### flow/config.mk
export PLATFORM = sky130hd
export DESIGN_NAME = AMBA_APB
export DESIGN_NICKNAME = AMBA_APB
export VERILOG_FILES = /design/flow/design.v
export SDC_FILE = /design/flow/constraint.sdc
export NUM_CORES = 4
export LEC_CHECK = 0
export ABC_AREA = 1
export CAP_MARGIN = 15
export CELL_PAD_IN_SITES_GLOBAL_PLACEMENT = 2
export CORE_ASPECT_RATIO = 1.54
export CORE_MARGIN = 2
export CORE_UTILIZATION = 40
export GPL_TIMING_DRIVEN = 0
export HOLD_SLACK_MARGIN = 0.23
export SETUP_SLACK_MARGIN = 0.17
export SLEW_MARGIN = 15
### flow/constraint.sdc
create_clock -name core_clock -period 5.0 [get_ports {pclk}]
set_input_delay 1.0000 -clock core_clock [delete_from_list [all_inputs] [get_ports {pclk}]]
set_output_delay 1.0000 -clock core_clock [all_outputs]
set_load 0.01 [all_outputs]
### flow/design.v
module AMBA_APB(
  input logic pclk,
  input logic prst_n,
  input logic [4:0] paddr,
  input logic pselx,
  input logic penable,
  input logic pwrite,
  input logic [31:0] pwdata,
  output logic pready,
  output logic [31:0] prdata
);
  reg [31:0] mem[31:0];
  typedef enum {
    IDLE    = 0,
    SETUP   = 1,
    ACCESS  = 2,
    XXX     = 3
  } state_e;
  state_e state, next;
  always_ff @(posedge pclk or negedge prst_n)
    if (!prst_n)  state <= IDLE;
    else          state <= next;
  always_comb begin
    next = XXX;
    case (state)
      IDLE: begin
        if (pselx & !penable) next = SETUP;
        else                  next = IDLE;
      end
      SETUP: begin
        if (penable & pselx)  next = ACCESS;
      end
      ACCESS: begin
        if (pready)           next = IDLE;
        else                  next = ACCESS;
      end
      default: begin
        next = IDLE;
      end
    endcase
  end
  always_ff @(posedge pclk or negedge prst_n) begin
    if (!prst_n) begin
      pready <= 0;
      prdata <= 0;
    end
    else begin
      if (next == ACCESS) begin
        if (pwrite) begin
          mem[paddr] <= pwrite ? pwdata : mem[paddr];
        end
        else begin
          prdata     <= mem[paddr];
        end
        pready       <= 1;
      end
      else begin
        pready       <= 0;
      end
    end
  end
endmodule
### flow/run.sh
#!/bin/bash
# the make line also repeats each setting of config.mk as NAME=value (left out here)
make -C /OpenROAD-flow-scripts/flow DESIGN_CONFIG=/design/flow/config.mk WORK_HOME=/design/flow/orfs CLKGATE_MAP_FILE= finish
==> CHANGELOG.md, run 1 <==
### Changed

- Layout Skew: 0.0235 ns
- YS chip area: 42,600 um^2
- Power Clock: 8020 uW
- Flops out of synthesis: 1,061
- Adder Share, Synth: 0%
- RSZ-0062 raised after global routing: false
- Distinct cells, synth: 22
- Placer Congestion: 0.849
- Placed wire-length estimate: 113,000 um
- Clock Power Share: 41.5%
- I/O pin count: 75
- Peak Freq: 225 MHz
- Comb. pwr: 1380 uW
- Top cell area share: 72.1%
- Final critical-path share of the clock period: 88.8%
- Final slew viol count: 0
- Dominant Register Cell: edfxtp_1
- Combinational power share: 7.2%
- Relative slew margins: 20.2%
- Top cells, area: edfxtp_1, nand2_1, nand3_1
- Clock transition at path regs: 0.06 ns
- Vias: 29,200
- Main logic family: simple AND/OR/NAND/NOR gates
- Xor/xnor share: 0%
- Final min period: 4.44 ns
- Die area: 109,000 um^2
- CP max stage cell: clkbuf_1
- Average vias per placed instance: 5.48
- Worst Tran Pin Value: 1.20 ns
- Area of placed instances: 46,500 um^2
- Vias in the first global route: 29,100
- R2r startpoint: pready
- Critical Path Sink: mem[16][18]
- Final Hold Viols: 0
- CTS Sinks: 1,061
- CTS tree: done
- Net Switching: 4490 uW
- Hold crit path type: in -> async
- First-pass GRT wire length: 215,000 um
- Synth area leader: edfxtp_1
- Final net count: 3,859
- Async S/R FF share, synth: 3.49%
- Yosys aoi share: 0.0352%
- Worst path cell trace: clkdlybuf4s50_1 > buf_2 > clkbuf_1 > buf_2 > buf_2 > nand3_1 > nor2_4 > buf_16
- Most used cell, CP: buf_2
- Drt pass-1 iters: 5
- Gate Area: 9980 um^2
- P&R area growth vs syn: 17.2%
- Syn_area_per_cell: 12.1 um^2
- Crit path DAT: 4.84 ns
- Share of power burned in registers: 51.4%
- Sequential group power: 9930 uW
- R2R cell count: 10
- Simple Share, Synth: 22.8%
- Max cap viols: 0
- Internal Power: 14,800 uW
- Cts hold-fix bufs: 0
- CTS buffer count: 104
- Yosys warnings: 2
- Setup TNS: 0 ns
- Number of enable flip-flop cells: 1,024
- Remaining DRCs: 0
- Worst path depth: 8
- Most frequent cells after synthesis: edfxtp_1, nand2_1, nand3_1
- Worst Setup End Kind: flop
- IO Port Bufs: 71
- Critical path origin: paddr[4]
- H-tree depth: 3
- Seq share, synth: 74.3%
- Post-Synthesis Cells: 3,511
- # Post-CTS Setup Buffers: 0
- Placeable Area: 106,000 um^2
- Tot Pwr: 19,300 uW
- Biggest consumer: sequential cells
- Status: finished clean
- Cell Rows: 148
- Multiplexer share: 0%
- Resize count post-CTS: 0
- Critical Path Max Stage Delay: 0.80 ns
- Die width: 267 um
- Worst-Skew Late Latency: 0.70 ns
- Tool warnings: 30
- Crit Path Category: in -> reg
- Iteration-0 DRC Markers: 2,790
- Crit start category: input port
- Grt total ovfl: 0
- Initial antenna violation count: 4
- Power Density: 387 nW/um^2
- R2r setup slk: 1.39 ns
- Die Ht: 409 um
- Worst Path Max Fanout: 17
- Net Sw Frac: 23.3%
- Mapped cell area: 42,600 um^2
- CP Buf/Inv Count: 6
- Req. time, crit path: 5.40 ns
- Total Wirelength: 155,000 um
- WL/cell: 29.1 um
- Finished Cell Area: 50,000 um^2
- GRT Util Overall: 28.4%
- Worst R2R End: mem[17][25]
- VDD IR max: 0.319 mV
- CTS max path bufs: 3
- Setup violations, final: 0
- Most common cell in the netlist: edfxtp_1
- Pleak: 0.0191 uW
- # fillers: 9,612
- Flop area: 31,700 um^2
- CTS root buffer: clkbuf_16
- # Cells Yosys: 3,511
- Fp_density: 40.3%
- ANT nets after route: 0
- Post-Syn Nets: 3,553
- Delay-heaviest family, CP: buffers and inverters
- Largest net degree at the start of global routing: 33
layer usage:
metal	up-vias	global-route usage (%)	wire length (um)
met1	14800	35.5	62300
met3	229	3.84	8060
met4	4	10.8	5930
met5	-	0	22
met2	951	49.6	78900
li1	13300	-	-
final cells by class:
class / count / area share [%]
antenna: 1 / 0.00501
tap: 1425 / 3.57
buffer: 241 / 2.14
sequential: 1061 / 63.4
multi-input combinational: 2161 / 20.0
clock buffer: 136 / 5.72
inverter: 48 / 0.361
clock inverter: 58 / 1.16
timing repair buffer: 200 / 3.70
per-stage QoR:
step                hold WS, ns  util, %  setup slack (ns)  instances
finish                    0.264     47.3             0.562       5331
global route              0.260     47.3             0.539       5330
global placement          0.425     42.7             -7.15       5007
detailed placement        0.439     44.0           -0.0846       5136
CTS                       0.237     47.3             0.651       5330
floorplan                 0.415        -            -0.393       3511
==> inputs of run 2 (changes only) <==
CAP_MARGIN = 40   (was 15)
CELL_PAD_IN_SITES_GLOBAL_PLACEMENT = not set   (was 2)
CORE_ASPECT_RATIO = not set   (was 1.54)
CORE_UTILIZATION = 72   (was 40)
CTS_CLUSTER_SIZE = 73   (was not set)
GPL_TIMING_DRIVEN = not set   (was 0)
HOLD_SLACK_MARGIN = 0.29   (was 0.23)
PLACE_DENSITY = 0.6   (was not set)
SETUP_SLACK_MARGIN = -0.14   (was 0.17)
SLEW_MARGIN = 40   (was 15)
clock period = 2.0 ns   (was 5.0 ns; I/O delays follow)
==> CHANGELOG.md, run 2 <==
### Changed

- Fp_density: 72.5%
- CTS tree: done
- Iteration-0 DRC Markers: 7,751
- Layout check fault list: setup timing
- Peak Freq: 407 MHz
- Multiplexer share: 0%
- Pre-CTS setup slack: -1.04 ns
- Worst path depth: 16
- Top cells, area: edfxtp_1, nand2_1, nand3_1
- Total Wirelength: 163,000 um
- Clock transition at path regs: 0.06 ns
- Post-Synthesis Cells: 3,511
- Worst path cell trace: clkdlybuf4s50_1 > buf_6 > buf_4 > nor2_4 > inv_2 > nor2_4 > buf_4 > clkbuf_16 > nand2_1 > nand2_1 > nor2_2 > nand2_1 > nor2_1 > nand3_1 > nand2_1 > nand2_1
- Most frequent cells after synthesis: edfxtp_1, nand2_1, nand3_1
- Adder Share, Synth: 0%
- CP Buf/Inv Count: 6
- Worst R2R End: mem[7][26]
- Post-Syn Nets: 3,553
- Net Switching: 11,600 uW
- Dominant Register Cell: edfxtp_1
- I/O pin count: 75
- RSZ-0062 raised after global routing: true
- Top cell area share: 72.1%
- Critical Path Max Stage Delay: 0.48 ns
- Placed wire-length estimate: 89,900 um
- Cell Rows: 89
- Vias in the first global route: 32,300
- Setup violations, final: 1,040
- Setup WS post-layout: -0.455 ns
- Net Sw Frac: 23.8%
- Most used cell, CP: nand2_1
- P&R area growth vs syn: 25.2%
- Final slew viol count: 0
- Average vias per placed instance: 7.36
- Sequential group power: 24,900 uW
- ANT nets after route: 0
- Final Hold Viols: 0
- Final min period: 2.46 ns
- Simple Share, Synth: 22.8%
- CTS buffer count: 101
- CTS root buffer: clkbuf_16
- Final net count: 3,956
- Syn_area_per_cell: 12.1 um^2
- YS chip area: 42,600 um^2
- Internal Power: 37,200 uW
- Placeable Area: 58,800 um^2
- Hold crit path type: in -> reg
- CTS Sinks: 1,061
- Share of power burned in registers: 51.0%
- Grt total ovfl: 0
- Max cap viols: 0
- Async S/R FF share, synth: 3.49%
- Number of enable flip-flop cells: 1,024
- Yosys aoi share: 0.0352%
- Post-Layout Cell Count: 4,774
- Main logic family: simple AND/OR/NAND/NOR gates
- Remaining DRCs: 0
- Critical Path Sink: prdata[21]
- Die Ht: 247 um
- Initial antenna violation count: 5
- Seq share, synth: 74.3%
- Worst Path Max Fanout: 8
- Mapped cell area: 42,600 um^2
- Final critical-path share of the clock period: 123%
- R2r startpoint: state[1]
- Hold path startpoint: pselx
- Clock Power Share: 39.9%
- Critical path origin: paddr[0]
- Die width: 247 um
- Drt pass-1 iters: 9
- Largest net degree at the start of global routing: 72
- Most common cell in the netlist: edfxtp_1
- Combinational power share: 9.0%
- Crit start category: input port
- Comb. pwr: 4400 uW
- CP max stage cell: clkdlybuf4s50_1
- # Cells Yosys: 3,511
- Power Density: 914 nW/um^2
- IO Port Bufs: 74
- Worst Tran Pin Value: 0.699 ns
- Pleak: 0.0208 uW
- First-pass GRT wire length: 210,000 um
- Delay-heaviest family, CP: simple AND/OR/NAND/NOR gates
- H-tree depth: 3
- Req. time, crit path: 2.56 ns
- Vias: 35,200
- Worst Setup End Kind: flop
- Placer Congestion: 1.00
- VDD IR max: 1.43 mV
- Biggest consumer: sequential cells
- Hold Path Cell Cnt: 4
- Xor/xnor share: 0%
- CTS max path bufs: 3
- GRT Util Overall: 48.6%
- Worst-Skew Late Latency: 0.68 ns
- Crit path DAT: 3.01 ns
- R2r setup slk: -0.28 ns
- Layout Skew: 0.0210 ns
- Yosys warnings: 2
- Crit Path Category: in -> reg
- Synth area leader: edfxtp_1
- Relative slew margins: 53.4%
- Placed cell count: 4,505
- WHS Endpoint: state[3]
- R2R cell count: 10
- Flops out of synthesis: 1,061
- Die area: 61,200 um^2
- Distinct cells, synth: 22
- WL/cell: 34.1 um
- Status: failed layout checks
- Hold_ws: 0.396 ns
- Tool warnings: 33
- Power Clock: 19,500 uW
-- run 2: layout make-up --
type                    count  area [um^2]
well taps                 773          967
fillers                  2068         5430
inverters                  48          204
clock inverters            52          577
diodes                      3         7.51
flip-flops and latches   1061        31700
clock buffers             135         2720
repair buffers            540         6540
multi-input cells        2162        10700
-- run 2: timing repair --
action,CTS,global route
setup buffers,14,41
hold endpoints to repair,36,0
pin swaps,11,39
hold buffers,1,0
gates cloned,3,25
resized,73,134
setup endpoints to repair,702,897
-- run 2: per-layer routing --
metal  track usage [%]  vias up  routed length (um)
li1                  -    13500                   -
met1              63.0    16200               46700
met2              72.0     4319               69600
met3              14.8     1131               30100
met4              32.1        6               16300
met5                 0        -                  91
-- run 2: stage by stage --
step / TNS, ns / total power, uW / instance area, um^2 / util [%]
floorplan: -519.68 / 26600 / 43300 / -
global placement: -821.20 / 29000 / 48400 / 82.2
detailed placement: -855.76 / 29100 / 48400 / 82.2
CTS: -122.15 / 47900 / 52000 / 88.5
global route: -210.59 / 49400 / 53400 / 90.8
finish: -168.38 / 48800 / 53400 / 90.8
==> inputs of run 3 (changes only) <==
CAP_MARGIN = 20   (was 40)
CORE_UTILIZATION = 70   (was 72)
CTS_CLUSTER_DIAMETER = 62   (was not set)
CTS_CLUSTER_SIZE = 16   (was 73)
HOLD_SLACK_MARGIN = not set   (was 0.29)
SETUP_SLACK_MARGIN = -0.15   (was -0.14)
SLEW_MARGIN = 20   (was 40)
clock period = 2.24 ns   (was 2.0 ns; I/O delays follow)
==> CHANGELOG.md, run 3 <==
### Changed

- Status: failed layout checks
- Layout check fault list: setup timing
- ANT nets after route: 0
- Initial antenna violation count: 3
- Critical path origin: paddr[1]
- Die width: 251 um
- Crit Path Category: in -> reg
- # Cells Yosys: 3,511
- CTS tree: done
- Number of enable flip-flop cells: 1,024
- Largest net degree at the start of global routing: 82
- Top cells, area: edfxtp_1, nand2_1, nand3_1
- Clock transition at path regs: 0.07 ns
- CTS Sinks: 1,061
- Worst R2R End: mem[4][6]
- Multiplexer share: 0%
- Final net count: 3,821
- Post-Synthesis Cells: 3,511
- YS chip area: 42,600 um^2
- First-pass GRT wire length: 187,000 um
- Main logic family: simple AND/OR/NAND/NOR gates
- Crit start category: input port
- Iteration-0 DRC Markers: 4,386
- Gate Area: 10,300 um^2
- WL/cell: 27.9 um
- Max cap viols: 0
- Syn_area_per_cell: 12.1 um^2
- Seq share, synth: 74.3%
- Distinct cells, synth: 22
- Flops out of synthesis: 1,061
- Hold crit path type: in -> async
- Mapped cell area: 42,600 um^2
- Dominant Register Cell: edfxtp_1
- Net Sw Frac: 22.9%
- Critical Path Max Stage Delay: 0.46 ns
- Drt pass-1 iters: 6
- Peak Freq: 437 MHz
- Total Wirelength: 128,000 um
- Internal Power: 29,800 uW
- Worst Setup End Kind: flop
- Setup violations, final: 63
- Final critical-path share of the clock period: 102%
- CTS buffer count: 77
- Worst path cell trace: clkdlybuf4s50_1 > buf_4 > buf_4 > nand2_4 > nor2_4 > buf_4 > buf_4 > nand3_1 > nand2_1 > nor2_1 > nand2_1 > nor2_1 > nand3_1 > nand2_1 > nand2_1
- R2R cell count: 7
- Sequential group power: 22,200 uW
- IO Port Bufs: 74
- Die Ht: 251 um
- R2r startpoint: pready
- Flop area: 31,700 um^2
- Yosys warnings: 2
- Post-Syn Nets: 3,553
- Tool warnings: 30
- Average vias per placed instance: 6.65
- CTS max path bufs: 3
- Final min period: 2.29 ns
- Worst Path Max Fanout: 26
- Worst-Skew Late Latency: 0.64 ns
- Finished Cell Area: 49,800 um^2
- Critical Path Sink: prdata[6]
- Delay-heaviest family, CP: buffers and inverters
- Most frequent cells after synthesis: edfxtp_1, nand2_1, nand3_1
- Placeable Area: 60,200 um^2
- Vias: 30,600
- Placer Congestion: 0.944
- R2r setup slk: 0 ns
- Share of power burned in registers: 57.4%
- # fillers: 3,251
- Power Clock: 13,200 uW
- Worst path depth: 15
- Most common cell in the netlist: edfxtp_1
- Fp_density: 70.8%
- Power Density: 777 nW/um^2
- Setup TNS: -0.846 ns
- Xor/xnor share: 0%
- Combinational power share: 8.4%
- Vias in the first global route: 29,400
- H-tree depth: 3
- Synth area leader: edfxtp_1
- VDD IR max: 0.799 mV
- Placed wire-length estimate: 82,500 um
- Net Switching: 8870 uW
- Relative slew margins: 48.9%
- Final Hold Viols: 0
- I/O pin count: 75
- GRT Util Overall: 41.3%
- Final slew viol count: 0
- Area of placed instances: 47,500 um^2
- Simple Share, Synth: 22.8%
- Crit path DAT: 2.85 ns
- Fin util: 82.7%
- Req. time, crit path: 2.80 ns
- Clock Power Share: 34.2%
- Yosys aoi share: 0.0352%
- Tot Pwr: 38,700 uW
- Comb. pwr: 3260 uW
- Layout Skew: 0.0213 ns
- Pleak: 0.0192 uW
- Setup WS post-layout: -0.0502 ns
- CP Buf/Inv Count: 5
- Grt total ovfl: 0
- CTS root buffer: clkbuf_16
- Adder Share, Synth: 0%
- Cell Rows: 90
- Top cell area share: 72.1%
- Worst Tran Pin Value: 0.766 ns
- Die area: 62,900 um^2
- CP max stage cell: clkdlybuf4s50_1
- Biggest consumer: sequential cells
- Async S/R FF share, synth: 3.49%
- Remaining DRCs: 0
- P&R area growth vs syn: 16.8%
[run 3: repair_timing]
item,4_1_cts,5_1_grt
hold buffers,0,0
setup endpoints to repair,3,28
hold endpoints to repair,0,0
gates cloned,0,2
pin swaps,0,2
setup buffers,0,0
resized,2,5
[run 3: cell type report]
type | count | area share, %
multi-input combinational | 2163 | 20.6
antenna | 1 | 0.00502
clock buffer | 109 | 4.26
clock inverter | 9 | 0.198
timing repair buffer | 428 | 8.96
inverter | 48 | 0.399
tap | 782 | 1.96
sequential | 1061 | 63.6
[run 3: stage by stage]
| step | std cells | setup slack [ns] | hold slack (ns) |
|---|---|---|---|
| after floorplan | 3511 | -0.556 | 0.152 |
| after global placement | 4480 | -0.748 | 0.427 |
| after detailed placement | 4480 | -0.803 | 0.466 |
| after CTS | 4598 | -0.149 | 0.0139 |
| after global routing | 4600 | -0.107 | 0.0166 |
| final | 4601 | -0.0502 | 0.00744 |
[run 3: routing by layer]
layer / share of wire (%) / vias up / track usage, %
met5: 0.026 / - / 0
met4: 7.6 / 6 / 27.2
met3: 12 / 447 / 7.19
met2: 46 / 2405 / 64.3
met1: 34 / 14600 / 54.7
li1: - / 13200 / -
==> inputs of run 4 (changes only) <==
ABC_AREA = not set   (was 1)
CAP_MARGIN = 30   (was 20)
CELL_PAD_IN_SITES_GLOBAL_PLACEMENT = 2   (was not set)
CORE_MARGIN = 10   (was 2)
CORE_UTILIZATION = 40   (was 70)
CTS_CLUSTER_DIAMETER = not set   (was 62)
CTS_CLUSTER_SIZE = not set   (was 16)
GPL_ROUTABILITY_DRIVEN = 0   (was not set)
GPL_TIMING_DRIVEN = 0   (was not set)
MAX_ROUTING_LAYER = met4   (was not set)
MIN_ROUTING_LAYER = met1   (was not set)
SETUP_SLACK_MARGIN = not set   (was -0.15)
SLEW_MARGIN = 40   (was 20)
TNS_END_PERCENT = 90   (was not set)
clock period = 5.0 ns   (was 2.24 ns; I/O delays follow)
==> CHANGELOG.md, run 4 <==
### Changed

- Die width: 335 um
- Req. time, crit path: 5.40 ns
- M2 GR Usage: 45.6%
- Most frequent cells after synthesis: edfxtp_1, a22oi_1, and3_1
- Average vias per placed instance: 6.25
- Top cells, area: edfxtp_1, a22oi_1, dfrtp_1
- Final slew viol count: 0
- Comb. pwr: 1350 uW
- I/O pin count: 75
- CP Buf/Inv Count: 7
- Worst path depth: 12
- Final min period: 4.45 ns
- Hold crit path type: in -> async
- Pre-CTS setup slack: -0.110 ns
- H-tree depth: 3
- CTS root buffer: clkbuf_16
- First-pass GRT wire length: 218,000 um
- Initial antenna violation count: 12
- Post-Synthesis Cells: 2,289
- CTS max path bufs: 3
- Layout Skew: 0.0307 ns
- CP max stage cell: nand3_1
- Peak Freq: 225 MHz
- Seq share, synth: 79.9%
- Critical path origin: pselx
- # Post-CTS Setup Buffers: 0
- Worst-Skew Late Latency: 0.71 ns
- Async S/R FF share, synth: 3.49%
- Die Ht: 335 um
- # Cells Yosys: 2,289
- Post-Syn Nets: 2,331
- Cell Rows: 115
- Worst path cell trace: clkdlybuf4s50_1 > a21oi_1 > nor2_1 > nor2_1 > nand3_1 > clkbuf_1 > nor3_2 > buf_2 > buf_4 > buf_4 > buf_4 > buf_2
- Cts hold-fix bufs: 0
- Worst R2R End: mem[23][5]
- Crit start category: input port
- Post-Layout Cell Count: 4,129
- Flops out of synthesis: 1,061
- Placed wire-length estimate: 116,000 um
- Sequential group power: 9990 uW
- Vias: 25,800
- Iteration-0 DRC Markers: 3,897
- Clock Power Share: 42.8%
- Net Switching: 4540 uW
- Met3 Use GR: 4.05%
- Setup WS post-layout: 0.552 ns
- Total Wirelength: 164,000 um
- Final critical-path share of the clock period: 89.0%
- WL/cell: 39.7 um
- Drt pass-1 iters: 5
- Vias in the first global route: 24,400
- Worst Tran Pin Value: 0.945 ns
- Setup violations, final: 0
- Internal Power: 15,300 uW
- VDD IR max: 0.251 mV
- Crit path DAT: 4.85 ns
- Xor/xnor share: 0%
- Power Density: 411 nW/um^2
- Crit Path Category: in -> reg
- Tool warnings: 26
- Resize count post-CTS: 0
- Critical Path Sink: mem[23][5]
- Syn_area_per_cell: 17.3 um^2
- P&R area growth vs syn: 21.5%
- Biggest consumer: sequential cells
- Tot Pwr: 19,800 uW
- IO Port Bufs: 73
- CTS buffer count: 114
- Simple Share, Synth: 7.71%
- Top cell area share: 77.6%
- CTS tree: done
- Mapped cell area: 39,600 um^2
- Status: finished clean
- Worst Path Max Fanout: 10
- Critical Path Max Stage Delay: 0.63 ns
- Net Sw Frac: 22.9%
- Relative slew margins: 36.9%
- Fp_density: 40.3%
- YS chip area: 39,600 um^2
- Largest net degree at the start of global routing: 33
- Synth area leader: edfxtp_1
- GRT Util Overall: 29.5%
- Yosys aoi share: 9.82%
- Final Hold Viols: 0
- Top Usage Layer GRT: met2
- Grt total ovfl: 0
- Clock transition at path regs: 0.06 ns
- Remaining DRCs: 0
- Multiplexer share: 0.660%
- Number of enable flip-flop cells: 1,024
- Main logic family: AND-OR/OR-AND gates
- Yosys warnings: 2
- Delay-heaviest family, CP: buffers and inverters
- Pleak: 0.0166 uW
- RSZ-0062 raised after global routing: false
- Die area: 112,000 um^2
- Share of power burned in registers: 50.4%
- M1 GR Usage: 39.6%
- ANT nets after route: 0
- R2R cell count: 11
- R2r setup slk: 0.86 ns
- Power Clock: 8480 uW
- Dominant Register Cell: edfxtp_1
- Combinational power share: 6.8%
- Placed cell count: 3,913
- Final net count: 2,784
- Max cap viols: 0
- Most common cell in the netlist: edfxtp_1
- Most used cell, CP: buf_4
- Adder Share, Synth: 0%
- Placeable Area: 98,400 um^2
- R2r startpoint: state[2]
- Distinct cells, synth: 70
- CTS Sinks: 1,061
- Worst Setup End Kind: flop
-- run 4: cell type report --
cell class	count	area [um^2]
fill	8350	50200
sequential	1061	31700
multi-input combinational	1082	7480
clock buffer	143	3080
timing repair buffer	337	2860
tap	1287	1610
buffer	134	753
clock inverter	68	668
inverter	12	45.0
antenna	5	12.5
-- run 4: metal layers --
metal  vias up  routed length [um]
li1      10400                   -
met1     13600               66500
met2      1560               76000
met3       297               14400
met4         0                6810
met5         -                   0
-- run 4: per-stage QoR --
| step | setup TNS, ns | cell area (um^2) | util, % | hold WS (ns) |
|---|---|---|---|---|
| after floorplan | 0 | 39600 | - | 0.425 |
| after global placement | -7652.77 | 42000 | 42.7 | 0.432 |
| after detailed placement | -0.437 | 44400 | 45.1 | 0.460 |
| after CTS | 0 | 48200 | 48.9 | 0.144 |
| after global routing | 0 | 48200 | 48.9 | 0.159 |
| final | 0 | 48200 | 49.0 | 0.155 |
==> inputs of run 5 (changes only) <==
ABC_AREA = 0   (was not set)
CAP_MARGIN = 20   (was 30)
CELL_PAD_IN_SITES_DETAIL_PLACEMENT = 2   (was not set)
CELL_PAD_IN_SITES_GLOBAL_PLACEMENT = 1   (was 2)
CORE_ASPECT_RATIO = 0.56   (was not set)
CORE_MARGIN = 6   (was 10)
CORE_UTILIZATION = 64   (was 40)
GPL_ROUTABILITY_DRIVEN = 1   (was 0)
HOLD_SLACK_MARGIN = 0.12   (was not set)
MIN_ROUTING_LAYER = met2   (was met1)
PLACE_DENSITY = 0.67   (was 0.6)
SETUP_SLACK_MARGIN = -0.2   (was not set)
SLEW_MARGIN = 20   (was 40)
TNS_END_PERCENT = 35   (was 90)
clock period = 2.18 ns   (was 5.0 ns; I/O delays follow)
==> CHANGELOG.md, run 5 <==
### Changed

- Xor/xnor share: 0%
- Async S/R FF share, synth: 3.49%
- Seq share, synth: 79.9%
- Failed at: 3_5_place_dp
- Die area: 68,300 um^2
- Multiplexer share: 0.660%
- Yosys warnings: 2
- Simple Share, Synth: 7.71%
- Fp_density: 65.5%
- YS chip area: 39,600 um^2
- Dominant Register Cell: edfxtp_1
- Post-Synthesis Cells: 2,289
- Die Ht: 198 um
- Adder Share, Synth: 0%
- Syn_area_per_cell: 17.3 um^2
- Number of enable flip-flop cells: 1,024
- Main logic family: AND-OR/OR-AND gates
- Status: aborted with a tool error
- I/O pin count: 75
- Post-Syn Nets: 2,331
- Yosys aoi share: 9.82%
- Most frequent cells after synthesis: edfxtp_1, a22oi_1, and3_1
- IO Port Bufs: 73
- Top cell area share: 77.6%
- # Cells Yosys: 2,289
- Placeable Area: 60,500 um^2
- Stop Error: Error: detail_place.tcl, 38 bad optional access
- Die width: 345 um
- Top cells, area: edfxtp_1, a22oi_1, dfrtp_1
- Cell Rows: 67
- Mapped cell area: 39,600 um^2
- Most common cell in the netlist: edfxtp_1
- Synth area leader: edfxtp_1
- Placer Congestion: 1.10
- Distinct cells, synth: 70
- Flops out of synthesis: 1,061
==> run 5: per-stage QoR <==
stage | setup slack [ns] | std cells | instance area (um^2) | setup TNS [ns] | total power (uW)
global placement | -4.85 | 3190 | 41800 | -4682.93 | 26200
floorplan | -0.383 | 2289 | 40000 | -310.36 | 24400
==> inputs of run 6 (changes only) <==
ABC_AREA = not set   (was 0)
CELL_PAD_IN_SITES_DETAIL_PLACEMENT = not set   (was 2)
CELL_PAD_IN_SITES_GLOBAL_PLACEMENT = not set   (was 1)
CORE_ASPECT_RATIO = not set   (was 0.56)
CORE_MARGIN = 2   (was 6)
CORE_UTILIZATION = 68   (was 64)
CTS_CLUSTER_SIZE = 16   (was not set)
GPL_ROUTABILITY_DRIVEN = not set   (was 1)
GPL_TIMING_DRIVEN = not set   (was 0)
HOLD_SLACK_MARGIN = not set   (was 0.12)
MAX_ROUTING_LAYER = not set   (was met4)
MIN_ROUTING_LAYER = not set   (was met2)
PLACE_DENSITY = 0.6   (was 0.67)
SETUP_SLACK_MARGIN = not set   (was -0.2)
TNS_END_PERCENT = not set   (was 35)
clock period = 2.47 ns   (was 2.18 ns; I/O delays follow)
==> CHANGELOG.md, run 6 <==
### Changed

- Status: failed layout checks
- Layout check fault list: setup timing
- Layout Skew: 0.0163 ns
- Final slew viol count: 0
- Yosys aoi share: 9.82%
- Critical path origin: paddr[2]
- Multiplexer share: 0.660%
- Finished Cell Area: 49,100 um^2
- Worst Setup End Kind: flop
- P&R area growth vs syn: 23.7%
- Total Wirelength: 137,000 um
- Net Sw Frac: 22.4%
- H-tree depth: 3
- CTS Sinks: 1,061
- Area of placed instances: 45,700 um^2
- Initial antenna violation count: 1
- Largest net degree at the start of global routing: 38
- Average vias per placed instance: 7.41
- Worst Tran Pin Value: 1.22 ns
- Iteration-0 DRC Markers: 5,210
- R2r startpoint: state[2]
- Worst-Skew Late Latency: 0.67 ns
- WL/cell: 37.6 um
- Share of power burned in registers: 52.3%
- Flops out of synthesis: 1,061
- CP max stage cell: nor2_2
- Combinational power share: 7.9%
- CTS buffer count: 100
- Tot Pwr: 38,600 uW
- Seq share, synth: 79.9%
- Adder Share, Synth: 0%
- Peak Freq: 405 MHz
- I/O pin count: 75
- Most used cell, CP: buf_4
- Post-Synthesis Cells: 2,289
- # Cells Yosys: 2,289
- Critical Path Sink: prdata[23]
- Die Ht: 245 um
- ANT nets after route: 0
- Setup violations, final: 1
- Number of enable flip-flop cells: 1,024
- Pre-CTS setup slack: -0.765 ns
- Final net count: 2,828
- YS chip area: 39,600 um^2
- Die area: 60,200 um^2
- Remaining DRCs: 0
- Async S/R FF share, synth: 3.49%
- Yosys warnings: 2
- Top cell area share: 77.6%
- CTS root buffer: clkbuf_16
- Tool warnings: 30
- Post-Syn Nets: 2,331
- Vias: 27,000
- CTS max path bufs: 3
- IO Port Bufs: 74
- Req. time, crit path: 3.03 ns
- Worst path depth: 11
- Most common cell in the netlist: edfxtp_1
- Power Clock: 15,400 uW
- Crit path DAT: 3.03 ns
- Drt pass-1 iters: 6
- Clock Power Share: 39.8%
- R2R cell count: 10
- Max cap viols: 0
- Vias in the first global route: 26,500
- Final Hold Viols: 0
- Setup WS post-layout: -0.000238 ns
- Grt total ovfl: 0
- Mapped cell area: 39,600 um^2
- GRT Util Overall: 46.6%
- Placed wire-length estimate: 87,800 um
- Main logic family: AND-OR/OR-AND gates
- Simple Share, Synth: 7.71%
- Comb. pwr: 3040 uW
- Worst R2R End: mem[19][25]
- Net Switching: 8650 uW
- Internal Power: 30,000 uW
- Crit start category: input port
- Fp_density: 68.7%
- Placer Congestion: 0.977
- Syn_area_per_cell: 17.3 um^2
- Delay-heaviest family, CP: simple AND/OR/NAND/NOR gates
- Cell Rows: 88
- Critical Path Max Stage Delay: 0.69 ns
- Sequential group power: 20,200 uW
- Hold_ws: 0.0942 ns
- Biggest consumer: sequential cells
- CP Buf/Inv Count: 5
- Most frequent cells after synthesis: edfxtp_1, a22oi_1, and3_1
- Power Density: 788 nW/um^2
- VDD IR max: 0.849 mV
- Synth area leader: edfxtp_1
- Cts hold-fix bufs: 0
- # fillers: 2,600
- CTS tree: done
- Top cells, area: edfxtp_1, a22oi_1, dfrtp_1
- Worst path cell trace: buf_2 > buf_12 > or2_2 > buf_4 > nor2_2 > buf_4 > a22oi_1 > nand3_1 > nor4_1 > buf_4 > a31oi_1
- Placeable Area: 57,700 um^2
- Relative slew margins: 18.2%
- Xor/xnor share: 0%
- Die width: 245 um
- Hold crit path type: in -> async
- First-pass GRT wire length: 191,000 um
- Crit Path Category: in -> reg
- Final critical-path share of the clock period: 100%
- Final min period: 2.47 ns
- Distinct cells, synth: 70
- Dominant Register Cell: edfxtp_1
- R2r setup slk: 0.07 ns
- Clock transition at path regs: 0.06 ns
- Worst Path Max Fanout: 12
- Pleak: 0.0171 uW
## run 6: metal layers
metal	global-route usage (%)	part of all wire, %
met1	63.7	32
met4	28.1	7.2
met2	68.5	44
met3	12.2	16
met5	0	0.0095
## run 6: cell type report
class / instances / area (um^2) / share of cell area (%)
clock buffers: 127 / 2680 / 5.45
flip-flops and latches: 1061 / 31700 / 64.6
inverters: 12 / 45.0 / 0.0918
diodes: 4 / 10.0 / 0.0204
well taps: 765 / 957 / 1.95
clock inverters: 61 / 592 / 1.21
repair buffers: 529 / 5380 / 11.0
multi-input cells: 1082 / 7720 / 15.7
## run 6: metrics by stage
stage          std cells  utilization, %  setup TNS (ns)
2_1_floorplan       2289               -         -104.60
3_3_place_gp        3445            79.2         -365.76
3_5_place_dp        3445            79.2         -329.96
6_report            3641            85.0       -0.000238
5_1_grt             3637            85.0         -0.0585
4_1_cts             3637            85.0               0
## run 6: repair_timing
action                     4_1_cts  5_1_grt
resized                          2        6
buffers inserted                 4        0
setup endpoints to repair       42       38
pin swaps                        2        0
==> inputs of run 7 (changes only) <==
ABC_AREA = 0   (was not set)
CELL_PAD_IN_SITES_DETAIL_PLACEMENT = 0   (was not set)
CELL_PAD_IN_SITES_GLOBAL_PLACEMENT = 0   (was not set)
CORE_ASPECT_RATIO = 0.56   (was not set)
CORE_UTILIZATION = 70   (was 68)
CTS_CLUSTER_SIZE = not set   (was 16)
GPL_ROUTABILITY_DRIVEN = 1   (was not set)
MIN_ROUTING_LAYER = met1   (was not set)
PLACE_DENSITY = not set   (was 0.6)
SETUP_SLACK_MARGIN = 0.52   (was not set)
TNS_END_PERCENT = 40   (was not set)
clock period = 1.95 ns   (was 2.47 ns; I/O delays follow)
==> CHANGELOG.md, run 7 <==
### Changed

- Pre-CTS setup slack: -1.33 ns
- Worst Setup End Kind: flop
- Flops out of synthesis: 1,061
- Layout check fault list: setup timing
- IO Port Bufs: 74
- Comb. pwr: 4300 uW
- Adder Share, Synth: 0%
- CTS tree: done
- Worst-Skew Late Latency: 0.70 ns
- Clock Power Share: 36.6%
- Die area: 58,600 um^2
- R2r startpoint: state[2]
- Pleak: 0.0179 uW
- Status: failed layout checks
- Cell Rows: 65
- Yosys aoi share: 9.82%
- CP Buf/Inv Count: 3
- Final critical-path share of the clock period: 132%
- Syn_area_per_cell: 17.3 um^2
- Dominant Register Cell: edfxtp_1
- Final net count: 2,950
- Initial antenna violation count: 13
- WL/cell: 44.0 um
- Placed wire-length estimate: 91,500 um
- Placer Congestion: 0.974
- Worst path depth: 9
- Worst Tran Pin Value: 1.08 ns
- Largest net degree at the start of global routing: 38
- Placed cell count: 3,461
- # fillers: 1,890
- Crit path DAT: 3.08 ns
- Average vias per placed instance: 8.19
- Post-Layout Cell Count: 3,729
- Placeable Area: 56,100 um^2
- Sequential group power: 25,700 uW
- Die width: 322 um
- P&R area growth vs syn: 27.8%
- Internal Power: 35,900 uW
- Remaining DRCs: 0
- Setup violations, final: 1,087
- Setup WS post-layout: -0.617 ns
- Hold crit path type: reg -> reg
- Relative slew margins: 28.2%
- Final slew viol count: 0
- Simple Share, Synth: 7.71%
- Most common cell in the netlist: edfxtp_1
- Synth area leader: edfxtp_1
- Hold Path Cell Cnt: 1
- Multiplexer share: 0.660%
- GRT Util Overall: 53.1%
- Clock transition at path regs: 0.07 ns
- Tot Pwr: 47,400 uW
- Net Sw Frac: 24.2%
- Post-Synthesis Cells: 2,289
- Critical Path Max Stage Delay: 0.82 ns
- CTS buffer count: 86
- Final Hold Viols: 0
- Final min period: 2.57 ns
- H-tree depth: 3
- Power Clock: 17,400 uW
- Peak Freq: 390 MHz
- Critical Path Sink: prdata[16]
- Power Density: 935 nW/um^2
- Biggest consumer: sequential cells
- VDD IR max: 0.842 mV
- Gate Area: 7830 um^2
- Flop area: 31,700 um^2
- First-pass GRT wire length: 211,000 um
- Crit Path Category: in -> reg
- Distinct cells, synth: 70
- CTS Sinks: 1,061
- Vias in the first global route: 28,200
- CP max stage cell: nor2_2
- Worst Path Max Fanout: 12
- Post-Syn Nets: 2,331
- Iteration-0 DRC Markers: 7,153
- ANT nets after route: 0
- Hold_ws: 0.466 ns
- R2R cell count: 8
- Yosys warnings: 2
- Async S/R FF share, synth: 3.49%
- Crit start category: input port
- Top cell area share: 77.6%
- YS chip area: 39,600 um^2
- Worst path cell trace: buf_2 > buf_4 > nand3_4 > nor2_2 > buf_4 > a22oi_1 > nand4_1 > nor4_1 > nor3_1
- Grt total ovfl: 0
- Die Ht: 182 um
- Main logic family: AND-OR/OR-AND gates
- # Cells Yosys: 2,289
- Xor/xnor share: 0%
- RSZ-0062 raised after global routing: true
- Tool warnings: 32
- Total Wirelength: 164,000 um
- Req. time, crit path: 2.46 ns
- Layout Skew: 0.0381 ns
- CTS root buffer: clkbuf_16
- Seq share, synth: 79.9%
- Combinational power share: 9.1%
- Fp_density: 70.6%
- Hold path startpoint: state[3]
- R2r setup slk: -0.47 ns
- Delay-heaviest family, CP: simple AND/OR/NAND/NOR gates
- WHS Endpoint: state[0]
- Mapped cell area: 39,600 um^2
- Max cap viols: 0
- Vias: 30,500
- Top cells, area: edfxtp_1, a22oi_1, dfrtp_1
- Net Switching: 11,500 uW
- Number of enable flip-flop cells: 1,024
- Setup TNS: -355.75 ns
- I/O pin count: 75
- Share of power burned in registers: 54.3%
- Critical path origin: paddr[4]
- CTS max path bufs: 3
- Worst R2R End: mem[18][20]
- Most used cell, CP: buf_4
- Drt pass-1 iters: 15
- Most frequent cells after synthesis: edfxtp_1, a22oi_1, and3_1
run 7: per-stage QoR:
step | util (%) | instance area (um^2)
floorplan | - | 40100
global placement | 82.1 | 46100
detailed placement | 82.1 | 46100
CTS | 88.9 | 49900
global route | 90.2 | 50600
finish | 90.3 | 50700
run 7: what timing repair did:
| action | 4_1_cts | 5_1_grt |
|---|---|---|
| endpoints found under the setup margin | 1089 | 1089 |
| resized | 77 | 41 |
| hold buffers | 1 | 0 |
| setup buffers | 41 | 20 |
| pin swaps | 10 | 8 |
| hold endpoints to repair | 34 | 0 |
| cloned | 18 | 16 |
run 7: area by class of cell:
cell class                 count  area share [%]
antenna                       13          0.0642
clock buffer                 113            4.49
clock inverter                46           0.746
inverter                      12          0.0889
multi-input combinational   1082            15.5
sequential                  1061            62.5
tap                          737            1.82
timing repair buffer         665            14.8
run 7: per-layer routing:
layer  wire length (um)  GRT usage [%]  part of all wire, %
met4              14700           29.3                  9.0
met3              36900           29.3                   22
met5                596          0.494                 0.36
met1              48600           69.9                   30
met2              63200           70.5                   39
==> inputs of run 8 (changes only) <==
ABC_AREA = not set   (was 0)
CELL_PAD_IN_SITES_DETAIL_PLACEMENT = not set   (was 0)
CELL_PAD_IN_SITES_GLOBAL_PLACEMENT = 2   (was 0)
CORE_ASPECT_RATIO = not set   (was 0.56)
CORE_MARGIN = 10   (was 2)
CORE_UTILIZATION = 40   (was 70)
MAX_ROUTING_LAYER = met4   (was not set)
MIN_ROUTING_LAYER = met2   (was met1)
PLACE_DENSITY = 0.6   (was not set)
SETUP_SLACK_MARGIN = not set   (was 0.52)
TNS_END_PERCENT = not set   (was 40)
clock period = 5.0 ns   (was 1.95 ns; I/O delays follow)
==> CHANGELOG.md, run 8 <==
### Changed

- Worst-Skew Late Latency: 0.74 ns
- Die Ht: 335 um
- Max cap viols: 0
- CTS max path bufs: 3
- Most frequent cells after synthesis: edfxtp_1, a22oi_1, and3_1
- Vias: 31,500
- Multiplexer share: 0.660%
- R2r setup slk: 1.42 ns
- Top cells, area: edfxtp_1, a22oi_1, dfrtp_1
- Flops out of synthesis: 1,061
- GRT Util Overall: 42.5%
- ANT nets after route: 0
- Resize count post-CTS: 0
- CP Buf/Inv Count: 3
- Power Clock: 8220 uW
- CTS Sinks: 1,061
- Crit path DAT: 4.63 ns
- Grt total ovfl: 0
- First-pass GRT wire length: 210,000 um
- Die area: 112,000 um^2
- Net Switching: 4610 uW
- Crit start category: input port
- Crit Path Category: in -> reg
- R2r startpoint: state[2]
- Area of placed instances: 43,000 um^2
- Clock transition at path regs: 0.06 ns
- Yosys warnings: 2
- Status: finished clean
- Peak Freq: 247 MHz
- Final net count: 2,550
- Synth area leader: edfxtp_1
- Layout Skew: 0.0196 ns
- Worst Tran Pin Value: 1.14 ns
- Number of enable flip-flop cells: 1,024
- Total Wirelength: 155,000 um
- Worst R2R End: mem[24][2]
- YS chip area: 39,600 um^2
- Final slew viol count: 0
- Mapped cell area: 39,600 um^2
- Hold path startpoint: state[3]
- IO Port Bufs: 74
- Setup TNS: 0 ns
- Sequential group power: 10,000 uW
- Share of power burned in registers: 51.2%
- Relative slew margins: 23.8%
- Seq share, synth: 79.9%
- Main logic family: AND-OR/OR-AND gates
- Dominant Register Cell: edfxtp_1
- Fp_density: 40.3%
- Most common cell in the netlist: edfxtp_1
- Power Density: 421 nW/um^2
- RSZ-0062 raised after global routing: false
- Setup violations, final: 0
- Worst path depth: 9
- Internal Power: 14,900 uW
- Post-Synthesis Cells: 2,289
- Final critical-path share of the clock period: 81.0%
- Comb. pwr: 1310 uW
- Top cell area share: 77.6%
- Finished Cell Area: 46,500 um^2
- Hold Path Cell Cnt: 1
- Net Sw Frac: 23.6%
- Post-Syn Nets: 2,331
- Biggest consumer: sequential cells
- Req. time, crit path: 5.58 ns
- Combinational power share: 6.7%
- Placed wire-length estimate: 89,800 um
- R2R cell count: 7
- Met1 WL: 0 um
- Cell Rows: 115
- Adder Share, Synth: 0%
- # Cells Yosys: 2,289
- WHS Endpoint: state[0]
- WL/cell: 39.7 um
- CP max stage cell: nor4_1
- Metal2 WL: 71,900 um
- P&R area growth vs syn: 17.2%
- Placeable Area: 98,400 um^2
- CTS buffer count: 111
- Initial antenna violation count: 1
- Drt pass-1 iters: 45
- CTS tree: done
- Cts hold-fix bufs: 0
- VDD IR max: 0.303 mV
- Clock Power Share: 42.1%
- Placer Congestion: 0.910
- Syn_area_per_cell: 17.3 um^2
- Simple Share, Synth: 7.71%
- Tool warnings: 27
- Worst path cell trace: buf_2 > buf_4 > nor2b_1 > buf_4 > and3_1 > a2111oi_0 > nand4_1 > nor4_1 > o21ai_1
- Average vias per placed instance: 8.07
- Worst Path Max Fanout: 30
- # Post-CTS Setup Buffers: 0
- Final min period: 4.05 ns
- Worst Setup End Kind: flop
- Async S/R FF share, synth: 3.49%
- Highest metal used: met4
- Die width: 335 um
- Fin util: 47.2%
- Final Hold Viols: 0
- Largest net degree at the start of global routing: 38
- Remaining DRCs: 0
- Iteration-0 DRC Markers: 8,564
- CTS root buffer: clkbuf_16
- Xor/xnor share: 0%
- Critical Path Max Stage Delay: 0.83 ns
- Vias in the first global route: 34,600
- Distinct cells, synth: 70
- H-tree depth: 3
- Pleak: 0.0152 uW
- # fillers: 8,478
- I/O pin count: 75
- Delay-heaviest family, CP: simple AND/OR/NAND/NOR gates
- Met3 Wirelength: 65,300 um
- Most used cell, CP: buf_4
- Yosys aoi share: 9.82%
- Critical Path Sink: prdata[18]
- Hold crit path type: reg -> reg
- Critical path origin: paddr[0]
## run 8: through the flow
step | hold WS [ns] | cells | setup slack [ns] | total power (uW)
2_1_floorplan | 0.425 | 2289 | 0.478 | 10600
3_3_place_gp | 0.434 | 3679 | 0.462 | 11500
3_5_place_dp | 0.453 | 3680 | 0.444 | 11500
4_1_cts | 0.465 | 3885 | 1.16 | 19400
5_1_grt | 0.485 | 3887 | 0.830 | 19900
6_report | 0.459 | 3896 | 0.951 | 19500
## run 8: cell type report
| cell class | count | area, um^2 | area share (%) |
|---|---|---|---|
| antenna | 9 | 22.5 | 0.0485 |
| timing repair buffer | 240 | 2040 | 4.38 |
| tap | 1287 | 1610 | 3.47 |
| multi-input combinational | 1082 | 7590 | 16.3 |
| clock buffer | 147 | 3000 | 6.45 |
| clock inverter | 58 | 488 | 1.05 |
| sequential | 1061 | 31700 | 68.2 |
| inverter | 12 | 45.0 | 0.0969 |
## run 8: layer usage
metal,GRT usage [%],up-vias
met2,47.7,10400
met3,53.9,1338
met1,-,9894
met4,12.5,0
met5,-,-
li1,-,9846
==> inputs of run 9 (changes only) <==
ABC_AREA = 0   (was not set)
CELL_PAD_IN_SITES_DETAIL_PLACEMENT = 0   (was not set)
CELL_PAD_IN_SITES_GLOBAL_PLACEMENT = 1   (was 2)
CORE_ASPECT_RATIO = 0.56   (was not set)
CORE_MARGIN = 2   (was 10)
CORE_UTILIZATION = 64   (was 40)
MAX_ROUTING_LAYER = not set   (was met4)
MIN_ROUTING_LAYER = met1   (was met2)
PLACE_DENSITY = not set   (was 0.6)
TNS_END_PERCENT = 40   (was not set)
clock period = 1.95 ns   (was 5.0 ns; I/O delays follow)
==> CHANGELOG.md, run 9 <==
### Changed

- Status: failed layout checks
- Layout check fault list: setup timing
- Initial antenna violation count: 7
- Async S/R FF share, synth: 3.49%
- Crit Path Category: reg -> reg
- Final Hold Viols: 0
- H-tree depth: 3
- Dominant Register Cell: edfxtp_1
- CTS root buffer: clkbuf_16
- R2r setup slk: -0.37 ns
- Synth area leader: edfxtp_1
- Most frequent cells after synthesis: edfxtp_1, a22oi_1, and3_1
- Fp_density: 64.5%
- Clock transition at path regs: 0.06 ns
- Final net count: 2,885
- Power Density: 947 nW/um^2
- Most used cell, CP: buf_12
- Yosys aoi share: 9.82%
- I/O pin count: 75
- Worst-Skew Late Latency: 0.68 ns
- Largest net degree at the start of global routing: 38
- Post-Syn Nets: 2,331
- Multiplexer share: 0.660%
- Layout Skew: 0.0272 ns
- Hold Path Cell Cnt: 3
- # Cells Yosys: 2,289
- Relative slew margins: 36.2%
- Crit start category: flop
- Clock Power Share: 37.6%
- CP Buf/Inv Count: 3
- WL/cell: 38.7 um
- Pre-CTS setup slack: -1.44 ns
- R2r startpoint: state[2]
- Pleak: 0.0175 uW
- Placeable Area: 61,400 um^2
- Max cap viols: 0
- Hold_ws: 0.468 ns
- P&R area growth vs syn: 26.6%
- Iteration-0 DRC Markers: 5,645
- Share of power burned in registers: 54.0%
- Die area: 64,000 um^2
- RSZ-0062 raised after global routing: true
- Average vias per placed instance: 7.33
- Die Ht: 190 um
- Total Wirelength: 145,000 um
- Internal Power: 36,800 uW
- CP max stage cell: dfrtp_2
- WHS Endpoint: state[3]
- Crit path DAT: 2.69 ns
- Setup violations, final: 1,079
- ANT nets after route: 0
- Flop area: 31,700 um^2
- Worst path cell trace: nor3b_4 > nor2_2 > nor2_4 > nand3_4 > buf_16 > nor3_4 > buf_12 > buf_12
- Worst path depth: 8
- GRT Util Overall: 45.2%
- Hold path startpoint: penable
- Final slew viol count: 0
- Delay-heaviest family, CP: simple AND/OR/NAND/NOR gates
- Worst Setup End Kind: flop
- Main logic family: AND-OR/OR-AND gates
- First-pass GRT wire length: 196,000 um
- YS chip area: 39,600 um^2
- Hold crit path type: in -> reg
- Biggest consumer: sequential cells
- Grt total ovfl: 0
- Number of enable flip-flop cells: 1,024
- Flops out of synthesis: 1,061
- Die width: 337 um
- Sequential group power: 25,700 uW
- Worst Path Max Fanout: 14
- Syn_area_per_cell: 17.3 um^2
- Xor/xnor share: 0%
- Final critical-path share of the clock period: 119%
- Comb. pwr: 4020 uW
- Tot Pwr: 47,500 uW
- Critical Path Max Stage Delay: 0.45 ns
- Vias: 27,600
- Placer Congestion: 0.966
- Gate Area: 7870 um^2
- Tool warnings: 33
- Top cell area share: 77.6%
- Req. time, crit path: 2.31 ns
- CTS buffer count: 88
- Drt pass-1 iters: 8
- Remaining DRCs: 0
- VDD IR max: 1.12 mV
- Critical path origin: state[2]
- Final min period: 2.32 ns
- R2R cell count: 8
- Most common cell in the netlist: edfxtp_1
- CTS tree: done
- CTS max path bufs: 3
- Top cells, area: edfxtp_1, a22oi_1, dfrtp_1
- IO Port Bufs: 74
- Vias in the first global route: 25,600
- CTS Sinks: 1,061
- Power Clock: 17,900 uW
- Mapped cell area: 39,600 um^2
- Net Switching: 10,700 uW
- Distinct cells, synth: 70
- Setup WS post-layout: -0.372 ns
- Yosys warnings: 2
- Simple Share, Synth: 7.71%
- Fin util: 81.7%
- # fillers: 3,101
- Seq share, synth: 79.9%
- Peak Freq: 431 MHz
- Worst Tran Pin Value: 0.933 ns
- Worst R2R End: mem[24][9]
- Net Sw Frac: 22.6%
- Adder Share, Synth: 0%
- Critical Path Sink: mem[24][9]
- Post-Synthesis Cells: 2,289
- Placed wire-length estimate: 91,800 um
- Cell Rows: 68
- Combinational power share: 8.5%
-- run 9: timing repair --
| action | CTS | global route |
|---|---|---|
| resized | 71 | 45 |
| pin swaps | 10 | 16 |
| setup buffers | 21 | 15 |
| hold buffers | 1 | 0 |
| endpoints found under the setup margin | 1087 | 1088 |
| gates cloned | 7 | 11 |
| endpoints found under the hold margin | 33 | 0 |
-- run 9: metal layers --
| layer | wire (um) | part of all wire [%] | GRT usage (%) |
|---|---|---|---|
| met5 | 258 | 0.18 | 2.20 |
| met4 | 6370 | 4.4 | 16.0 |
| met3 | 28800 | 20 | 16.8 |
| met2 | 59400 | 41 | 61.3 |
| met1 | 50600 | 35 | 67.7 |
-- run 9: final cells by class --
| class | count | area share [%] |
|---|---|---|
| clock buffer | 122 | 4.99 |
| sequential | 1061 | 63.1 |
| clock inverter | 39 | 0.713 |
| antenna | 5 | 0.0249 |
| multi-input combinational | 1082 | 15.7 |
| tap | 840 | 2.09 |
| timing repair buffer | 598 | 13.3 |
| inverter | 12 | 0.0898 |
-- run 9: stage by stage --
step	std cells	setup TNS [ns]	area (um^2)
final	3759	-287.60	50200
after floorplan	2289	-466.24	40100
after CTS	3732	-285.41	49600
after detailed placement	3542	-705.42	46100
after global placement	3542	-691.79	46100
after global routing	3754	-316.69	50200
==> inputs of run 10 (changes only) <==
CAP_MARGIN = 15   (was 20)
CELL_PAD_IN_SITES_DETAIL_PLACEMENT = not set   (was 0)
CELL_PAD_IN_SITES_GLOBAL_PLACEMENT = 2   (was 1)
CORE_ASPECT_RATIO = 1.27   (was 0.56)
CORE_MARGIN = 6   (was 2)
CORE_UTILIZATION = 40   (was 64)
CTS_CLUSTER_DIAMETER = 276   (was not set)
GPL_ROUTABILITY_DRIVEN = not set   (was 1)
GPL_TIMING_DRIVEN = 0   (was not set)
HOLD_SLACK_MARGIN = 0.23   (was not set)
MAX_ROUTING_LAYER = met4   (was not set)
MIN_ROUTING_LAYER = not set   (was met1)
SLEW_MARGIN = 0   (was 20)
TNS_END_PERCENT = not set   (was 40)
clock period = 5.0 ns   (was 1.95 ns; I/O delays follow)
==> CHANGELOG.md, run 10 <==
### Changed

- Status: finished clean
- Worst path cell trace: clkdlybuf4s50_1 > a21oi_1 > nor2_1 > nor2_1 > nand3_1 > clkbuf_1 > nor3_2 > buf_8 > buf_6 > buf_6
- Final critical-path share of the clock period: 84.9%
- Top cells, area: edfxtp_1, a22oi_1, dfrtp_1
- Iteration-0 DRC Markers: 3,733
- Async S/R FF share, synth: 3.49%
- Top Usage Layer GRT: met2
- WL/cell: 40.3 um
- Die area: 107,000 um^2
- Placer Congestion: 0.852
- Remaining DRCs: 0
- ANT nets after route: 0
- Critical Path Max Stage Delay: 0.98 ns
- Simple Share, Synth: 7.71%
- Share of power burned in registers: 50.5%
- Average vias per placed instance: 6.23
- Worst-Skew Late Latency: 0.68 ns
- First-pass GRT wire length: 218,000 um
- Cts hold-fix bufs: 0
- Most frequent cells after synthesis: edfxtp_1, a22oi_1, and3_1
- H-tree depth: 3
- Die width: 291 um
- Biggest consumer: sequential cells
- Peak Freq: 236 MHz
- CTS tree: done
- IO Port Bufs: 73
- Flops out of synthesis: 1,061
- Crit Path Category: in -> reg
- Worst R2R End: mem[4][5]
- Vias: 25,200
- RSZ-0062 raised after global routing: false
- Xor/xnor share: 0%
- R2R cell count: 9
- Req. time, crit path: 5.37 ns
- Net Switching: 4400 uW
- Most common cell in the netlist: edfxtp_1
- Clock Power Share: 42.7%
- Internal Power: 15,400 uW
- CTS root buffer: clkbuf_16
- Crit start category: input port
- Setup violations, final: 0
- Power Density: 411 nW/um^2
- Resize count post-CTS: 0
- Top cell area share: 77.6%
- Setup TNS: 0 ns
- Final min period: 4.24 ns
- Pleak: 0.0161 uW
- Multiplexer share: 0.660%
- VDD IR max: 0.272 mV
- Fp_density: 40.5%
- Number of enable flip-flop cells: 1,024
- Largest net degree at the start of global routing: 39
- CTS Sinks: 1,061
- Placeable Area: 97,800 um^2
- Layout Skew: 0.0213 ns
- Distinct cells, synth: 70
- Placed wire-length estimate: 113,000 um
- Net Sw Frac: 22.2%
- GRT Util Overall: 30.5%
- Post-Syn Nets: 2,331
- Worst Path Max Fanout: 10
- Placed cell count: 3,838
- Critical path origin: pselx
- YS chip area: 39,600 um^2
- CTS buffer count: 106
- Vias in the first global route: 24,500
- Power Clock: 8460 uW
- P&R area growth vs syn: 21.6%
- Final Hold Viols: 0
- Total Wirelength: 164,000 um
- Met3 Use GR: 5.55%
- Grt total ovfl: 0
- Delay-heaviest family, CP: simple AND/OR/NAND/NOR gates
- Relative slew margins: 10.5%
- Post-Layout Cell Count: 4,054
- Worst path depth: 10
- Synth area leader: edfxtp_1
- Die Ht: 367 um
- CP Buf/Inv Count: 5
- Dominant Register Cell: edfxtp_1
- Comb. pwr: 1340 uW
- Seq share, synth: 79.9%
- R2r startpoint: pready
- Setup WS post-layout: 0.756 ns
- Syn_area_per_cell: 17.3 um^2
- Pre-CTS setup slack: 0.0911 ns
- R2r setup slk: 1.10 ns
- Combinational power share: 6.8%
- Worst Setup End Kind: flop
- M1 GR Usage: 39.8%
- Cell Rows: 129
- Final slew viol count: 0
- Tool warnings: 27
- Fin util: 49.3%
- Yosys aoi share: 9.82%
- # Post-CTS Setup Buffers: 0
- Main logic family: AND-OR/OR-AND gates
- Final net count: 2,687
- I/O pin count: 75
- # Cells Yosys: 2,289
- CTS max path bufs: 3
- CP max stage cell: nor3_2
- Adder Share, Synth: 0%
- Crit path DAT: 4.62 ns
- Hold crit path type: in -> async
- M2 GR Usage: 48.3%
- Sequential group power: 10,000 uW
- Max cap viols: 0
- Post-Synthesis Cells: 2,289
- Worst Tran Pin Value: 1.34 ns
- Critical Path Sink: mem[4][5]
- Clock transition at path regs: 0.07 ns
- Mapped cell area: 39,600 um^2
- Yosys warnings: 2
- # fillers: 8,294
- Initial antenna violation count: 12
- Drt pass-1 iters: 6
-- run 10: cell type report --
| cell class | instances | area [um^2] | share of cell area (%) |
|---|---|---|---|
| flip-flops and latches | 1061 | 31700 | 65.7 |
| multi-input cells | 1082 | 7400 | 15.4 |
| repair buffers | 248 | 3040 | 6.31 |
| clock buffers | 138 | 2920 | 6.05 |
| well taps | 1310 | 1640 | 3.40 |
| clock inverters | 60 | 748 | 1.55 |
| plain buffers | 134 | 712 | 1.48 |
| inverters | 12 | 45.0 | 0.0934 |
| diodes | 9 | 22.5 | 0.0467 |
-- run 10: per-layer routing --
layer | vias to the layer above | part of all wire (%)
met2 | 1425 | 48
li1 | 10200 | -
met1 | 13400 | 40
met4 | 0 | 4.1
met5 | - | 0
met3 | 270 | 8.1
-- run 10: through the flow --
step | total power, uW | cell area [um^2] | hold slack [ns]
CTS | 19800 | 48000 | 0.438
global route | 20300 | 48200 | 0.440
global placement | 11500 | 42000 | 0.442
finish | 19800 | 48200 | 0.418
detailed placement | 11500 | 44300 | 0.470
floorplan | 10600 | 39600 | 0.425
==> inputs of run 11 (changes only) <==
ABC_AREA = 1   (was 0)
CAP_MARGIN = 20   (was 15)
CELL_PAD_IN_SITES_GLOBAL_PLACEMENT = not set   (was 2)
CORE_ASPECT_RATIO = not set   (was 1.27)
CORE_MARGIN = 2   (was 6)
CORE_UTILIZATION = 72   (was 40)
CTS_CLUSTER_DIAMETER = 396   (was 276)
GPL_TIMING_DRIVEN = not set   (was 0)
HOLD_SLACK_MARGIN = not set   (was 0.23)
MAX_ROUTING_LAYER = not set   (was met4)
PLACE_DENSITY = 0.6   (was not set)
SLEW_MARGIN = 20   (was 0)
clock period = 2.05 ns   (was 5.0 ns; I/O delays follow)
==> CHANGELOG.md, run 11 <==
### Changed

- Status: failed layout checks
- Worst path depth: 9
- RSZ-0062 raised after global routing: true
- Crit path DAT: 2.68 ns
- Clock Power Share: 39.5%
- Sequential group power: 24,500 uW
- Dominant Register Cell: edfxtp_1
- First-pass GRT wire length: 208,000 um
- Mapped cell area: 42,600 um^2
- R2r startpoint: state[1]
- Tot Pwr: 47,000 uW
- Comb. pwr: 3980 uW
- Yosys warnings: 2
- Power Density: 895 nW/um^2
- Internal Power: 35,800 uW
- Placed wire-length estimate: 86,600 um
- Largest net degree at the start of global routing: 74
- Syn_area_per_cell: 12.1 um^2
- CTS root buffer: clkbuf_16
- Pleak: 0.0205 uW
- Xor/xnor share: 0%
- Layout Skew: 0.0304 ns
- Hold_ws: 0.0129 ns
- Multiplexer share: 0%
- Net Switching: 11,300 uW
- Top cells, area: edfxtp_1, nand2_1, nand3_1
- Worst-Skew Late Latency: 0.69 ns
- Synth area leader: edfxtp_1
- I/O pin count: 75
- Hold crit path type: in -> async
- Final Hold Viols: 0
- Remaining DRCs: 0
- Max cap viols: 0
- Post-Layout Cell Count: 4,753
- CTS max path bufs: 3
- R2r setup slk: -0.26 ns
- CTS tree: done
- CTS buffer count: 99
- Async S/R FF share, synth: 3.49%
- Placeable Area: 58,800 um^2
- Worst path cell trace: inv_1 > nor2_2 > nor2_2 > nor3_4 > nand3_4 > buf_12 > nor4_4 > buf_6 > clkbuf_16
- Initial antenna violation count: 3
- Layout check fault list: setup timing
- R2R cell count: 9
- Placer Congestion: 0.978
- Req. time, crit path: 2.43 ns
- Most common cell in the netlist: edfxtp_1
- Die width: 247 um
- GRT Util Overall: 48.2%
- Flops out of synthesis: 1,061
- CP Buf/Inv Count: 4
- Grt total ovfl: 0
- Combinational power share: 8.5%
- Vias in the first global route: 32,100
- Die area: 61,200 um^2
- Number of enable flip-flop cells: 1,024
- Crit start category: flop
- Critical Path Sink: mem[27][28]
- Fin util: 89.4%
- Main logic family: simple AND/OR/NAND/NOR gates
- CTS Sinks: 1,061
- Die Ht: 247 um
- Drt pass-1 iters: 13
- Final net count: 3,938
- WL/cell: 32.3 um
- Clock transition at path regs: 0.07 ns
- H-tree depth: 3
- Adder Share, Synth: 0%
- Post-Syn Nets: 3,553
- Critical Path Max Stage Delay: 0.45 ns
- Power Clock: 18,600 uW
- Worst Path Max Fanout: 23
- Setup WS post-layout: -0.255 ns
- Post-Synthesis Cells: 3,511
- Final min period: 2.31 ns
- Distinct cells, synth: 22
- Average vias per placed instance: 7.13
- IO Port Bufs: 74
- # fillers: 2,358
- Setup violations, final: 818
- P&R area growth vs syn: 23.2%
- Yosys aoi share: 0.0352%
- Cell Rows: 89
- Most used cell, CP: nor2_2
- Top cell area share: 72.1%
- Crit Path Category: reg -> reg
- Share of power burned in registers: 52.0%
- # Cells Yosys: 3,511
- ANT nets after route: 0
- Net Sw Frac: 24.0%
- Worst R2R End: mem[27][28]
- Peak Freq: 434 MHz
- Relative slew margins: 47.4%
- Worst Tran Pin Value: 0.789 ns
- Critical path origin: state[1]
- Setup TNS: -53.84 ns
- Most frequent cells after synthesis: edfxtp_1, nand2_1, nand3_1
- Placed cell count: 4,513
- VDD IR max: 1.02 mV
- Fp_density: 72.5%
- Vias: 33,900
- Tool warnings: 32
- Delay-heaviest family, CP: simple AND/OR/NAND/NOR gates
- Iteration-0 DRC Markers: 6,796
- Worst Setup End Kind: flop
- Ant. Diodes: 0
- Total Wirelength: 153,000 um
- Seq share, synth: 74.3%
- CP max stage cell: nor4_4
- Final critical-path share of the clock period: 112%
- Simple Share, Synth: 22.8%
- YS chip area: 42,600 um^2
- Biggest consumer: sequential cells
- Final slew viol count: 0
-- run 11: final cells by class --
| type | count | area [um^2] | area share (%) |
|---|---|---|---|
| clock buffers | 126 | 2660 | 5.06 |
| flip-flops and latches | 1061 | 31700 | 60.3 |
| repair buffers | 524 | 5990 | 11.4 |
| multi-input cells | 2162 | 10500 | 19.9 |
| well taps | 773 | 967 | 1.84 |
| inverters | 48 | 204 | 0.388 |
| clock inverters | 59 | 557 | 1.06 |
-- run 11: per-layer routing --
metal | share of wire [%] | global-route usage (%) | wire length, um
met1 | 30 | 63.8 | 46200
met2 | 42 | 70.2 | 65000
met3 | 19 | 17.6 | 29600
met4 | 8.1 | 26.7 | 12400
met5 | 0.081 | 0 | 124
-- run 11: stage by stage --
| step | setup WS, ns | instance area, um^2 |
|---|---|---|
| 5_1_grt | -0.298 | 52500 |
| 6_report | -0.255 | 52500 |
| 3_3_place_gp | -0.861 | 48100 |
| 3_5_place_dp | -0.874 | 48100 |
| 2_1_floorplan | -0.708 | 43200 |
| 4_1_cts | -0.149 | 51700 |
-- run 11: timing repair --
item | CTS | global route
setup endpoints to repair | 956 | 1036
setup buffers | 15 | 25
pin swaps | 13 | 22
hold buffers | 0 | 0
resized | 54 | 89
cloned | 6 | 10
Power and IR drop assume default switching activity.
